job 3612:
Design circ, start of the top module:
module circ(clk, reset, pushin, Xin, Rin, pushout, Yout);
input clk,reset,pushin;
input [23:0] Xin,Rin;
output pushout;
output [23:0] Yout;
reg [23:0] Xl,Rl;
reg V1;
reg [47:0] X2,R2,diff,Diff;
reg V2;
reg V3;
reg [24:0] res;
reg [26:0] rv;
always @(posedge(clk) or posedge(reset)) begin
  if(reset) begin
    V1<=0;
    Xl<=0;
    Rl<=0;
  end else begin
    V1<= pushin;
    Xl<= Xin;
    Rl<= Rin;
  end
end
always @(posedge(clk) or posedge(reset)) begin
  if(reset) begin
    V2 <= 0;
    X2 <= 0;
    R2 <= 0;
  end else begin
    V2 <= V1;
    X2 <= Xl*Xl;
    R2 <= Rl*Rl;
  end
end
always @(posedge(clk) or posedge(reset)) begin
 if(reset) begin
  V3 <= 0;
  Diff <= 0;
 end else begin
  V3 <= V2;
  Diff <= R2-X2;
 end
end
integer ix;
always @(*) begin
 res=0;
 rv=0;
 diff=Diff;
 for(ix=0; ix < 24; ix=ix+1) begin 
   rv = { rv[24:0], diff[47:46] };
   diff={ diff[45:0],2'b0};
   if( { 1'b0,res[23:0],2'b1 } <= rv ) begin
     rv=rv - { 1'b0,res[23:0],2'b1 };
     res = { res[23:0],1'b1 };
   end else res= { res[23:0],1'b0 };
 end
end
assign pushout=V3;
assign Yout = res[23:0];
endmodule
Settings: LEC_CHECK=0, ABC_AREA=1, CAP_MARGIN=20, CELL_PAD_IN_SITES_DETAIL_PLACEMENT=0, CORE_MARGIN=2, CORE_UTILIZATION=72, CTS_CLUSTER_DIAMETER=216, GPL_TIMING_DRIVEN=1, PLACE_DENSITY=0.64, SETUP_SLACK_MARGIN=-2.0, SLEW_MARGIN=30; clock period 45.5 ns.
run.sh (not shown) runs the stock make flow with config.mk's settings and CLKGATE_MAP_FILE=.
5_1_grt: job 3612 exited with error
Input changes introduced in job 3400 (baseline for comparison: job 3612):
# job 3612
export LEC_CHECK = 0
export ABC_AREA = 1
export CAP_MARGIN = 20
export CELL_PAD_IN_SITES_DETAIL_PLACEMENT = 0
export CORE_MARGIN = 2
export CORE_UTILIZATION = 72
export CTS_CLUSTER_DIAMETER = 216
export GPL_TIMING_DRIVEN = 1
export PLACE_DENSITY = 0.64
export SETUP_SLACK_MARGIN = -2.0
export SLEW_MARGIN = 30
create_clock -name core_clock -period 45.5 [get_ports {clk}]
# job 3400
export LEC_CHECK = 0
export CAP_MARGIN = 20
export CORE_MARGIN = 2
export CORE_UTILIZATION = 71
export SLEW_MARGIN = 20
create_clock -name core_clock -period 50.0 [get_ports {clk}]
==> comparison <==
Job 3400 never completed; the flow aborted with a tool error in 5_1_grt. When the final numbers for job 3612 and job 3400 were put side by side, the buffers inserted during post-CTS setup optimization turned out to be smaller in job 3612. Compared job 3612 against job 3400; boundary pin count within noise. In the reports for job 3612 and job 3400, the smaller proportion of synthesized area in mux cells belongs to job 3612. In the tables for job 3612 and job 3400, complex-gate fraction of the synthesized area reads higher with job 3400. Width of the die was lower in job 3400 than in job 3612.
Modified inputs, job 3203 compared to job 3400
# job 3400
export LEC_CHECK = 0
export CAP_MARGIN = 20
export CORE_MARGIN = 2
export CORE_UTILIZATION = 71
export SLEW_MARGIN = 20
create_clock -name core_clock -period 50.0 [get_ports {clk}]
# job 3203
export LEC_CHECK = 0
export ABC_AREA = 1
export CAP_MARGIN = 20
export CORE_MARGIN = 2
export CORE_UTILIZATION = 60
export SLEW_MARGIN = 20
create_clock -name core_clock -period 61.5 [get_ports {clk}]
==> comparison <==
- In summary, job 3203 completed successfully, with a layout that passed the timing, DRC and antenna checks.
- When job 3203 is set beside job 3400, its standard-cell row count turns out to be 15 larger.
- On number of post-CTS setup repair buffers, the lower figure sits with job 3203, not job 3400.
- Job 3400 -> job 3203: total I/O pin count delta 0, exact match
- Total standard cell area after synthesis on job 3203 is up relative to job 3400.
- When job 3203 is set beside job 3400, its simple-gate portion of the synthesized area turns out to be 11 points larger.
- Max average cell area after synthesis across job 3400 and job 3203: job 3400
Here is what was changed in the inputs of job 5406 compared with job 3203.
# job 3203
export LEC_CHECK = 0
export ABC_AREA = 1
export CAP_MARGIN = 20
export CORE_MARGIN = 2
export CORE_UTILIZATION = 60
export SLEW_MARGIN = 20
create_clock -name core_clock -period 61.5 [get_ports {clk}]
# job 5406
export LEC_CHECK = 0
export ABC_AREA = 1
export CAP_MARGIN = 20
export CORE_MARGIN = 2
export CORE_UTILIZATION = 65
export CTS_CLUSTER_DIAMETER = 344
export HOLD_SLACK_MARGIN = 0.29
export SLEW_MARGIN = 20
create_clock -name core_clock -period 43.5 [get_ports {clk}]
### Flow results
Compared with job 3203, job 5406 shows a count of standard-cell rows that is 5 lower.
Job 5406 did not finish; a tool error ended it in 5_1_grt.
Changes observed in job 5406 relative to job 3203: number of gates resized after CTS climbed 189, area after detailed placement climbed 23%, chip area dropped 9700 sq um.

Setup of job 102:
Starting RTL as in the previous note.
export LEC_CHECK = 0
export CAP_MARGIN = 20
export CELL_PAD_IN_SITES_DETAIL_PLACEMENT = 0
export CORE_MARGIN = 2
export CORE_UTILIZATION = 58
export CTS_CLUSTER_DIAMETER = 331
export CTS_CLUSTER_SIZE = 98
export GPL_TIMING_DRIVEN = 0
export SETUP_SLACK_MARGIN = 5.0
export SLEW_MARGIN = 10
create_clock -name core_clock -period 44.8 [get_ports {clk}]
| job 102 | all stages done | FAIL | negative setup slack |
The inputs of job 103 differ from those of job 102 as listed below.
# job 102
export LEC_CHECK = 0
export CAP_MARGIN = 20
export CELL_PAD_IN_SITES_DETAIL_PLACEMENT = 0
export CORE_MARGIN = 2
export CORE_UTILIZATION = 58
export CTS_CLUSTER_DIAMETER = 331
export CTS_CLUSTER_SIZE = 98
export GPL_TIMING_DRIVEN = 0
export SETUP_SLACK_MARGIN = 5.0
export SLEW_MARGIN = 10
create_clock -name core_clock -period 44.8 [get_ports {clk}]
# job 103
export LEC_CHECK = 0
export CAP_MARGIN = 20
export CORE_MARGIN = 2
export CORE_UTILIZATION = 40
export SLEW_MARGIN = 10
export TNS_END_PERCENT = 45
create_clock -name core_clock -period 80.0 [get_ports {clk}]
Results
Job 103 ended with every stage complete and zero timing, DRC or antenna violations.
Job 103 ends up with higher reg2reg setup slack than job 102 does.
Job 103 ended up with a lower final net count than job 102 did.

Starting RTL as in the previous note.
make LEC_CHECK=0 CAP_MARGIN=20 CORE_ASPECT_RATIO=1.39 CORE_MARGIN=2 CORE_UTILIZATION=40 GPL_ROUTABILITY_DRIVEN=0 SLEW_MARGIN=10 TNS_END_PERCENT=45 finish   # period 80.0 ns
==> next run, changes <==
- ABC_AREA: not set -> 1
- CELL_PAD_IN_SITES_GLOBAL_PLACEMENT: not set -> 1
- CORE_ASPECT_RATIO: 1.39 -> not set
- CORE_UTILIZATION: 40 -> 53
- CTS_CLUSTER_DIAMETER: not set -> 333
- CTS_CLUSTER_SIZE: not set -> 99
- GPL_ROUTABILITY_DRIVEN: 0 -> not set
- PLACE_DENSITY_LB_ADDON: not set -> 0.27
- SLEW_MARGIN: 10 -> 0
- TNS_END_PERCENT: 45 -> not set
Critical path depth goes down by 46.
Cell count grows by about a fifth.
Setup slack improved by 0.29 ns.
==> next run, changes <==
- ABC_AREA: 1 -> not set
- CELL_PAD_IN_SITES_DETAIL_PLACEMENT: not set -> 2
- CELL_PAD_IN_SITES_GLOBAL_PLACEMENT: 1 -> not set
- CORE_MARGIN: 2 -> 3
- CORE_UTILIZATION: 53 -> 67
- CTS_CLUSTER_DIAMETER: 333 -> not set
- CTS_CLUSTER_SIZE: 99 -> not set
- PLACE_DENSITY_LB_ADDON: 0.27 -> not set
- SETUP_SLACK_MARGIN: not set -> 5.0
- SLEW_MARGIN: 0 -> 20
=> With this change the flow ended with an error in detailed placement (3_5_place_dp); die size went down by 25%; synthesized area falls by 6.9%; synthesized cell count is lower by 23%.
==> next run, changes <==
- CELL_PAD_IN_SITES_DETAIL_PLACEMENT: 2 -> not set
- CORE_MARGIN: 3 -> 2
- CORE_UTILIZATION: 67 -> 40
- SETUP_SLACK_MARGIN: 5.0 -> not set
After rerunning: The new run finished with timing, DRC and antenna clean; die size rises by 65%; synthesized cell count does not change; area after synthesis is unchanged.
==> next run, changes <==
- ABC_AREA: not set -> 0
- CELL_PAD_IN_SITES_GLOBAL_PLACEMENT: not set -> 1
- CORE_UTILIZATION: 40 -> 53
- CTS_CLUSTER_DIAMETER: not set -> 333
- CTS_CLUSTER_SIZE: not set -> 99
- PLACE_DENSITY: not set -> 0.86
- SLEW_MARGIN: 20 -> 0
- TNS_END_PERCENT: not set -> 5
=> Via count rises by 1.0%; clock skew falls by 0.0079 ns; setup slack gets worse by 0.24 ns; hold slack gets better by 0.0062 ns; count of clock-buffer cells in the layout rises by 2; wire length falls by 0.69%; cell count falls by 5.2%; die size falls by 24%.
==> next run, changes <==
- ABC_AREA: 0 -> not set
- CELL_PAD_IN_SITES_DETAIL_PLACEMENT: not set -> 2
- CELL_PAD_IN_SITES_GLOBAL_PLACEMENT: 1 -> 0
- CORE_ASPECT_RATIO: not set -> 1.14
- CORE_MARGIN: 2 -> 3
- CORE_UTILIZATION: 53 -> 42
- CTS_CLUSTER_DIAMETER: 333 -> not set
- CTS_CLUSTER_SIZE: 99 -> 61
- GPL_ROUTABILITY_DRIVEN: not set -> 0
- HOLD_SLACK_MARGIN: not set -> 0.28
- MAX_ROUTING_LAYER: not set -> met4
- MIN_ROUTING_LAYER: not set -> met2
- PLACE_DENSITY: 0.86 -> 0.72
- SETUP_SLACK_MARGIN: not set -> 5.0
- SLEW_MARGIN: 0 -> 20
- TNS_END_PERCENT: 5 -> 75
=> Now the flow ended with an error in global routing (5_1_grt); die size rises by 27%; synthesized area does not change; synthesized cell count stays the same.
